==> run a: inputs <==
==> flow/design.v (excerpt) <==
module std_fp_smult_pipe #(
    parameter WIDTH = 32,
    parameter INT_WIDTH = 16,
    parameter FRAC_WIDTH = 16
) (
    input  [WIDTH-1:0]              left,
    input  [WIDTH-1:0]              right,
    input  logic                    reset,
    input  logic                    go,
    input  logic                    clk,
    output logic [WIDTH-1:0]        out,
    output logic                    done
);
  std_fp_mult_pipe #(
    .WIDTH(WIDTH),
    .INT_WIDTH(INT_WIDTH),
    .FRAC_WIDTH(FRAC_WIDTH),
    .SIGNED(1)
  ) comp (
    .clk(clk),
    .done(done),
    .reset(reset),
    .go(go),
    .left(left),
    .right(right),
    .out(out)
  );
endmodule
Settings: LEC_CHECK=0, CAP_MARGIN=0, CELL_PAD_IN_SITES_DETAIL_PLACEMENT=0, CORE_ASPECT_RATIO=0.91, CORE_MARGIN=2, CORE_UTILIZATION=72, CTS_CLUSTER_DIAMETER=100, CTS_CLUSTER_SIZE=100, GPL_ROUTABILITY_DRIVEN=0, PLACE_DENSITY=0.63, SETUP_SLACK_MARGIN=1.03, SLEW_MARGIN=15; clock period 7.73 ns.
run.sh (not shown) runs the stock make flow with config.mk's settings and CLKGATE_MAP_FILE=.
==> inputs of run b, as changes to run a <==
==> flow/config.mk (replaced) <==
export PLATFORM = sky130hd
export DESIGN_NAME = std_fp_smult_pipe
export DESIGN_NICKNAME = std_fp_smult_pipe
export VERILOG_FILES = /design/flow/design.v
export SDC_FILE = /design/flow/constraint.sdc
export NUM_CORES = 4
export LEC_CHECK = 0
export ABC_AREA = 1
export CAP_MARGIN = 0
export CORE_MARGIN = 2
export CORE_UTILIZATION = 68
export CTS_CLUSTER_DIAMETER = 332
export CTS_CLUSTER_SIZE = 100
export HOLD_SLACK_MARGIN = -0.07
export SLEW_MARGIN = 0
export TNS_END_PERCENT = 5
==> flow/constraint.sdc (replaced) <==
create_clock -name core_clock -period 7.5 [get_ports {clk}]
set_input_delay 1.5000 -clock core_clock [delete_from_list [all_inputs] [get_ports {clk}]]
set_output_delay 1.5000 -clock core_clock [all_outputs]
set_load 0.01 [all_outputs]
==> comparison table <==
|  | run b | run a |
|---|---|---|
| Run status | complete, no violations | failed layout checks |
| Reasons for failing layout checks | - | setup timing |
| Power of the combinational group | 1.69 mW | 2.01 mW |
| Final setup margin | 0.275 ns | -0.0131 ns |
| Wire length on met3 | 11.1 mm | 15.3 mm |
| Total power density per cell area | 77.3 mW/mm2 | 83.3 mW/mm2 |
| Met1 Wirelength | 38.9 mm | 34.6 mm |
| Site row count | 81 | 73 |
| Gr usage total | 39.5% | 43.8% |
| Highest routing layer actually used | met4 | met5 |
| Fraction of the mapped netlist area in compound gates | 2.74% | 2.74% |
| DP HPWL | 80.0 mm | 70.0 mm |
| Chip area line of the yosys report | 0.0337 mm2 | 0.0318 mm2 |
| Proportion of cell area occupied by multi-input gates | 70.0% | 72.4% |
| Final-layout setup total negative slack | 0 ns | -0.0131 ns |
| Share of total power in the clock network | 18.2% | 16.8% |
| Switching part of the total power | 48.4% | 46.2% |
| Total Wirelength | 93.8 mm | 107 mm |
| Overall power consumption | 2.82 mW | 3.16 mW |
| Max incr delay on CP | 0.62 ns | 0.60 ns |
| RSZ-0062 raised after global routing | no | yes |
| Vias after detailed routing | 26991 | 25605 |
| Comb gates | 2636 | 2313 |

---

==> run R <==
==> flow/design.v <==
module std_fp_mult_pipe #(
    parameter WIDTH = 32,
    parameter INT_WIDTH = 16,
    parameter FRAC_WIDTH = 16,
    parameter SIGNED = 0
) (
    input  logic [WIDTH-1:0] left,
    input  logic [WIDTH-1:0] right,
    input  logic             go,
    input  logic             clk,
    input  logic             reset,
    output logic [WIDTH-1:0] out,
    output logic             done
);
  logic [WIDTH-1:0]          rtmp;
  logic [WIDTH-1:0]          ltmp;
  logic [(WIDTH << 1) - 1:0] out_tmp;
  logic done_buf[2:0];
  assign done = done_buf[2];
  assign out = out_tmp[(WIDTH << 1) - INT_WIDTH - 1 : WIDTH - INT_WIDTH];
  logic start;
  assign start = go & done_buf[0] == 0 & done_buf[1] == 0;
  always_ff @(posedge clk) begin
    if (start)
      done_buf[0] <= 1;
    else
      done_buf[0] <= 0;
  end
  always_ff @(posedge clk) begin
    if (go) begin
      done_buf[2] <= done_buf[1];
      done_buf[1] <= done_buf[0];
    end else begin
      done_buf[2] <= 0;
      done_buf[1] <= 0;
    end
  end
  always_ff @(posedge clk) begin
    if (reset) begin
      rtmp <= 0;
      ltmp <= 0;
      out_tmp <= 0;
    end else if (go) begin
      if (SIGNED) begin
        rtmp <= $signed(right);
        ltmp <= $signed(left);
        out_tmp <= $signed(
          { {WIDTH{ltmp[WIDTH-1]}}, ltmp} *
          { {WIDTH{rtmp[WIDTH-1]}}, rtmp}
        );
      end else begin
        rtmp <= right;
        ltmp <= left;
        out_tmp <= ltmp * rtmp;
      end
    end else begin
      rtmp <= 0;
      ltmp <= 0;
      out_tmp <= out_tmp;
    end
  end
endmodule
module std_fp_smult_pipe #(
    parameter WIDTH = 32,
    parameter INT_WIDTH = 16,
    parameter FRAC_WIDTH = 16
) (
    input  [WIDTH-1:0]              left,
    input  [WIDTH-1:0]              right,
    input  logic                    reset,
    input  logic                    go,
    input  logic                    clk,
    output logic [WIDTH-1:0]        out,
    output logic                    done
);
  std_fp_mult_pipe #(
    .WIDTH(WIDTH),
    .INT_WIDTH(INT_WIDTH),
    .FRAC_WIDTH(FRAC_WIDTH),
    .SIGNED(1)
  ) comp (
    .clk(clk),
    .done(done),
    .reset(reset),
    .go(go),
    .left(left),
    .right(right),
    .out(out)
  );
endmodule
==> flow/run.sh <==
#!/bin/bash
# the make line also repeats each setting of config.mk as NAME=value (left out here)
make -C /OpenROAD-flow-scripts/flow DESIGN_CONFIG=/design/flow/config.mk WORK_HOME=/design/flow/orfs CLKGATE_MAP_FILE= finish
==> flow/config.mk <==
export PLATFORM = sky130hd
export DESIGN_NAME = std_fp_smult_pipe
export DESIGN_NICKNAME = std_fp_smult_pipe
export VERILOG_FILES = /design/flow/design.v
export SDC_FILE = /design/flow/constraint.sdc
export NUM_CORES = 4
export LEC_CHECK = 0
export CAP_MARGIN = 0
export CELL_PAD_IN_SITES_DETAIL_PLACEMENT = 0
export CORE_MARGIN = 2
export CORE_UTILIZATION = 72
export CTS_CLUSTER_DIAMETER = 100
export CTS_CLUSTER_SIZE = 38
export GPL_ROUTABILITY_DRIVEN = 1
export PLACE_DENSITY = 0.63
export SETUP_SLACK_MARGIN = -0.45
export SLEW_MARGIN = 15
==> flow/constraint.sdc <==
create_clock -name core_clock -period 5.79 [get_ports {clk}]
set_input_delay 1.1580 -clock core_clock [delete_from_list [all_inputs] [get_ports {clk}]]
set_output_delay 1.1580 -clock core_clock [all_outputs]
set_load 0.01 [all_outputs]
==> run X (differences from run R) <==
- ABC_AREA: not set -> 0
- CAP_MARGIN: 0 -> 20
- CELL_PAD_IN_SITES_DETAIL_PLACEMENT: 0 -> not set
- CTS_CLUSTER_DIAMETER: 100 -> 193
- CTS_CLUSTER_SIZE: 38 -> 96
- GPL_ROUTABILITY_DRIVEN: 1 -> not set
- PLACE_DENSITY: 0.63 -> not set
- SETUP_SLACK_MARGIN: -0.45 -> 0.27
- SLEW_MARGIN: 15 -> 20
==> flow/constraint.sdc (replaced) <==
create_clock -name core_clock -period 2.74 [get_ports {clk}]
set_input_delay 0.5480 -clock core_clock [delete_from_list [all_inputs] [get_ports {clk}]]
set_output_delay 0.5480 -clock core_clock [all_outputs]
set_load 0.01 [all_outputs]
==> run Z (differences from run R) <==
- CAP_MARGIN: 0 -> 20
- CELL_PAD_IN_SITES_DETAIL_PLACEMENT: 0 -> not set
- CORE_UTILIZATION: 72 -> 70
- CTS_CLUSTER_DIAMETER: 100 -> 162
- CTS_CLUSTER_SIZE: 38 -> 100
- GPL_ROUTABILITY_DRIVEN: 1 -> not set
- PLACE_DENSITY: 0.63 -> not set
- SETUP_SLACK_MARGIN: -0.45 -> not set
- SLEW_MARGIN: 15 -> 20
==> flow/constraint.sdc (replaced) <==
create_clock -name core_clock -period 7.5 [get_ports {clk}]
set_input_delay 1.5000 -clock core_clock [delete_from_list [all_inputs] [get_ports {clk}]]
set_output_delay 1.5000 -clock core_clock [all_outputs]
set_load 0.01 [all_outputs]
==> qor summary <==
                                                                              run R             run Z                       run X
Final antenna diode count                                                         2                 0                           3
Launch point of the critical path                                     comp.ltmp[20]     comp.ltmp[29]                comp.rtmp[4]
Repair and plain buffers                                                        516               244                         539
GR met1 Demand/Resource                                                       52.3%             51.9%                       54.2%
RSZ-0062 raised after global routing                                           true                 -                        true
Power per cell area                                                      115 nW/µm²       81.6 nW/µm²                  240 nW/µm²
Tap cell instance count                                                         585               600                         585
Internal cell power                                                       0.00240 W         0.00159 W                   0.00505 W
FILL cells                                                                     1814              3170                        1849
Run status                                               complete, but fails checks  timing/DRC/antenna clean  complete, but fails checks
Violated checks                                                negative setup slack                 -        negative setup slack
Met3 layer wire length in the routed design                                14300 µm           9520 µm                    14900 µm
Arrival time at the worst endpoint                                          7.89 ns           7.65 ns                     7.84 ns
Power share of the sequential group                                           18.1%             22.2%                       18.3%
Min-Delay Startpoint                                               comp.done_buf[0]  comp.done_buf[1]            comp.done_buf[1]
Number of placed cells counting well taps                                      4214              4038                        4227
Leakage                                                                     18.5 nW           16.9 nW                     18.7 nW
Number of stages on the worst setup path                                         24                21                          22
DRT iter0 DRCs                                                                 2971              2013                        3105
Clock network power                                                      0.000692 W        0.000537 W                   0.00148 W
Effective utilization at floorplan                                            73.4%             70.5%                       73.4%
Fmax                                                                        132 MHz           136 MHz                     133 MHz
Clkbuf count                                                                      9                10                           9
Share of the final layout cell area in sequential cells                       5.36%             5.87%                       5.37%
Routed wire length                                                        109000 µm          87100 µm                   109000 µm
Combinational gate area                                                   27500 µm²         26200 µm²                   27300 µm²
Combinational fraction of the cell area                                       70.9%             75.3%                       70.5%
Worst clock skew                                                          0.0144 ns         0.0197 ns                   0.0164 ns

---

==> 09-17: inputs <==
RTL: the design.v shown in full above, as it stands there.
clock: 7.02 ns
lec_check: 0
cap_margin: 20
core_margin: 2
core_utilization: 72
place_density_lb_addon: 0.19
slew_margin: 20
==> inputs of 02-05, as changes to 09-17 <==
--- a/flow/config.mk
+++ b/flow/config.mk
@@ -5,8 +5,10 @@
 export SDC_FILE = /design/flow/constraint.sdc
 export NUM_CORES = 4
 export LEC_CHECK = 0
+export ABC_AREA = 1
 export CAP_MARGIN = 20
 export CORE_MARGIN = 2
-export CORE_UTILIZATION = 72
-export PLACE_DENSITY_LB_ADDON = 0.19
+export CORE_UTILIZATION = 68
+export CTS_CLUSTER_SIZE = 39
+export HOLD_SLACK_MARGIN = 0.3
 export SLEW_MARGIN = 20
==> flow/constraint.sdc (replaced) <==
create_clock -name core_clock -period 5.02 [get_ports {clk}]
set_input_delay 1.0040 -clock core_clock [delete_from_list [all_inputs] [get_ports {clk}]]
set_output_delay 1.0040 -clock core_clock [all_outputs]
set_load 0.01 [all_outputs]
==> comparison <==
- 02-05 reached the layout checks and failed them: negative setup slack. 09-17 finished but failed the layout checks on negative setup slack.
- Clock-buffer cell count is the same in 09-17 and 02-05.
- Against 09-17, the routed wire length of 02-05 is higher by 8.2%.
- In 09-17 the cell count is smaller than in 02-05, by about 23%.
- Hold slack: 09-17 is worse than 02-05 (0.021 ns).
- In 02-05 the final area is larger than in 09-17, by 14%.
- Of 02-05 and 09-17, 02-05 has the higher global-route usage (gap 0.15 points).
==> figures <==
Status: 09-17 complete, but fails checks; 02-05 complete, but fails checks
Layout check failures: 09-17 negative setup slack; 02-05 negative setup slack
Met3 layer wire length in the routed design: 09-17 11.2 mm; 02-05 11.4 mm
Number of standard cells reported by yosys: 09-17 3,391; 02-05 4,375
Tap Count: 09-17 585; 02-05 664
Final weighted congestion in routability-driven placement: 09-17 0.993; 02-05 0.949
Net total in the final layout: 09-17 4,678; 02-05 5,845
Fin Clk Skew: 09-17 0.0108 ns; 02-05 0.0284 ns
Clock latency on the worst-skew pair: 09-17 0.42 ns; 02-05 0.43 ns
Detailed-route wire length on metal 1: 09-17 32.1 mm; 02-05 38.0 mm
Cell with the biggest individual delay on the critical path: 09-17 sky130_fd_sc_hd__fa_1; 02-05 sky130_fd_sc_hd__fa_2
Final cell utilization of the core: 09-17 85.9%; 02-05 86.7%
Average routed wire per standard cell: 09-17 23.0 um; 02-05 19.2 um
Drt initial violations: 09-17 2,378; 02-05 2,640
Width of the chip: 09-17 214 um; 02-05 227 um

---

==> v8 <==
Starts from the design.v that is shown in full above.
export LEC_CHECK = 0
export CAP_MARGIN = 20
export CORE_MARGIN = 2
export CORE_UTILIZATION = 72
export CTS_CLUSTER_DIAMETER = 93
export SETUP_SLACK_MARGIN = 1.28
export SLEW_MARGIN = 20
create_clock -name core_clock -period 5.11 [get_ports {clk}]
==> inputs of v16, as changes to v8 <==
CAP_MARGIN = 0   (was 20)
CTS_CLUSTER_DIAMETER = 105   (was 93)
CTS_CLUSTER_SIZE = 45   (was not set)
PLACE_DENSITY = 0.63   (was not set)
SETUP_SLACK_MARGIN = -0.45   (was 1.28)
==> flow/constraint.sdc (replaced) <==
create_clock -name core_clock -period 6.16 [get_ports {clk}]
set_input_delay 1.2320 -clock core_clock [delete_from_list [all_inputs] [get_ports {clk}]]
set_output_delay 1.2320 -clock core_clock [all_outputs]
set_load 0.01 [all_outputs]
==> flow_metrics.env <==
# implementation run metrics
export IMPL_fin_area_um2=38400
export IMPL_switching_share_pct=45.0
export IMPL_setup_viol=32
export IMPL_so_faults="setup timing"
export IMPL_antenna_cells=0
export IMPL_outcome="failed layout checks"
export IMPL_crit_buf_inv=4
export IMPL_antenna_found_initial=0
export IMPL_startpoint="comp.rtmp[5]$_SDFF_PP0_"
export IMPL_nonClkBufAreaFrac_pct=13.1
export IMPL_path_depth=21
export IMPL_fin_ws_ns=-2.23
[end of results for v8]
==> flow_metrics.env <==
# implementation run metrics
export IMPL_so_faults="setup timing"
export IMPL_mi_logic_area_um2=27300
export IMPL_outcome="failed layout checks"
export IMPL_fin_area_um2=38400
export IMPL_fin_ws_ns=-1.78
export IMPL_synth_top_cell_by_count="fa_1"
export IMPL_switching_share_pct=46.9
export IMPL_setup_viol=32
export IMPL_startpoint="comp.ltmp[21]$_SDFF_PP0_"
export IMPL_wl_per_cell_um=25.3
export IMPL_antenna_cells=3
export IMPL_fp_nets=4459
[end of results for v16]

---

==> try-sierra <==
RTL: the design.v shown in full above, as it stands there.
Settings: LEC_CHECK=0, CAP_MARGIN=20, CORE_MARGIN=2, CORE_UTILIZATION=66, SLEW_MARGIN=20; clock period 5.11 ns.
==> try-maple (differences from try-sierra) <==
--- a/flow/config.mk
+++ b/flow/config.mk
@@ -5,7 +5,10 @@
 export SDC_FILE = /design/flow/constraint.sdc
 export NUM_CORES = 4
 export LEC_CHECK = 0
-export CAP_MARGIN = 20
+export CAP_MARGIN = 0
 export CORE_MARGIN = 2
-export CORE_UTILIZATION = 66
+export CORE_UTILIZATION = 72
+export CTS_CLUSTER_DIAMETER = 105
+export PLACE_DENSITY = 0.67
+export SETUP_SLACK_MARGIN = -0.45
 export SLEW_MARGIN = 20
==> flow/constraint.sdc (replaced) <==
create_clock -name core_clock -period 6.25 [get_ports {clk}]
set_input_delay 1.2500 -clock core_clock [delete_from_list [all_inputs] [get_ports {clk}]]
set_output_delay 1.2500 -clock core_clock [all_outputs]
set_load 0.01 [all_outputs]
==> try-ember (differences from try-sierra) <==
--- a/flow/config.mk
+++ b/flow/config.mk
@@ -6,6 +6,8 @@
 export NUM_CORES = 4
 export LEC_CHECK = 0
 export CAP_MARGIN = 20
+export CELL_PAD_IN_SITES_DETAIL_PLACEMENT = 1
 export CORE_MARGIN = 2
-export CORE_UTILIZATION = 66
+export CORE_UTILIZATION = 40
+export CTS_CLUSTER_SIZE = 53
 export SLEW_MARGIN = 20
==> flow/constraint.sdc (replaced) <==
create_clock -name core_clock -period 7.5 [get_ports {clk}]
set_input_delay 1.5000 -clock core_clock [delete_from_list [all_inputs] [get_ports {clk}]]
set_output_delay 1.5000 -clock core_clock [all_outputs]
set_load 0.01 [all_outputs]
==> try-pepper (differences from try-sierra) <==
--- a/flow/config.mk
+++ b/flow/config.mk
@@ -7,5 +7,8 @@
 export LEC_CHECK = 0
 export CAP_MARGIN = 20
 export CORE_MARGIN = 2
-export CORE_UTILIZATION = 66
+export CORE_UTILIZATION = 72
+export HOLD_SLACK_MARGIN = -0.09
+export PLACE_DENSITY = 0.65
+export SETUP_SLACK_MARGIN = -0.5
 export SLEW_MARGIN = 20
==> flow/constraint.sdc (replaced) <==
create_clock -name core_clock -period 6.2 [get_ports {clk}]
set_input_delay 1.2400 -clock core_clock [delete_from_list [all_inputs] [get_ports {clk}]]
set_output_delay 1.2400 -clock core_clock [all_outputs]
set_load 0.01 [all_outputs]
==> qor summary <==
	try-sierra	try-pepper	try-ember	try-maple
Met2 routed WL	47100 µm	48600 µm	49500 µm	44700 µm
Crit path time final	7360 ps	7410 ps	7320 ps	7330 ps
Switching Power	2.15 mW	1.85 mW	1.27 mW	1.75 mW
Power density relative to cell area	124 mW/mm²	105 mW/mm²	79.8 mW/mm²	103 mW/mm²
Total power consumption of the routed design	4.87 mW	4.03 mW	2.84 mW	3.84 mW
Comb/total area	70.2%	71.0%	73.8%	72.0%
Outcome	complete, but fails checks	complete, but fails checks	finished clean	complete, but fails checks
Layout check failures	negative setup slack	negative setup slack	-	negative setup slack
Sum of routed wire length over all layers	98900 µm	106000 µm	94800 µm	94300 µm
Crit path buf inv count	5	6	6	4
Global-route total usage across every layer	38.4%	42.8%	24.0%	41.2%
Core box area	0.0476 mm²	0.0433 mm²	0.0789 mm²	0.0433 mm²
Critical R2R Launch	comp.rtmp[13]	comp.ltmp[7]	comp.rtmp[2]	comp.rtmp[9]
TAP cells	615	585	1050	585
Achievable clock frequency	136 MHz	135 MHz	137 MHz	136 MHz
Number of global-route vias before repair	26800	28100	27100	27400
Initial antenna violation count	3	4	1	0
Clock latency on the worst-skew pair	410 ps	420 ps	410 ps	430 ps
Endpoint of the worst-slack reg-to-reg timing path	comp.out_tmp[35]	comp.out_tmp[47]	comp.out_tmp[43]	comp.out_tmp[43]
No activity file was given, so power comes from the tool's default toggle rates.
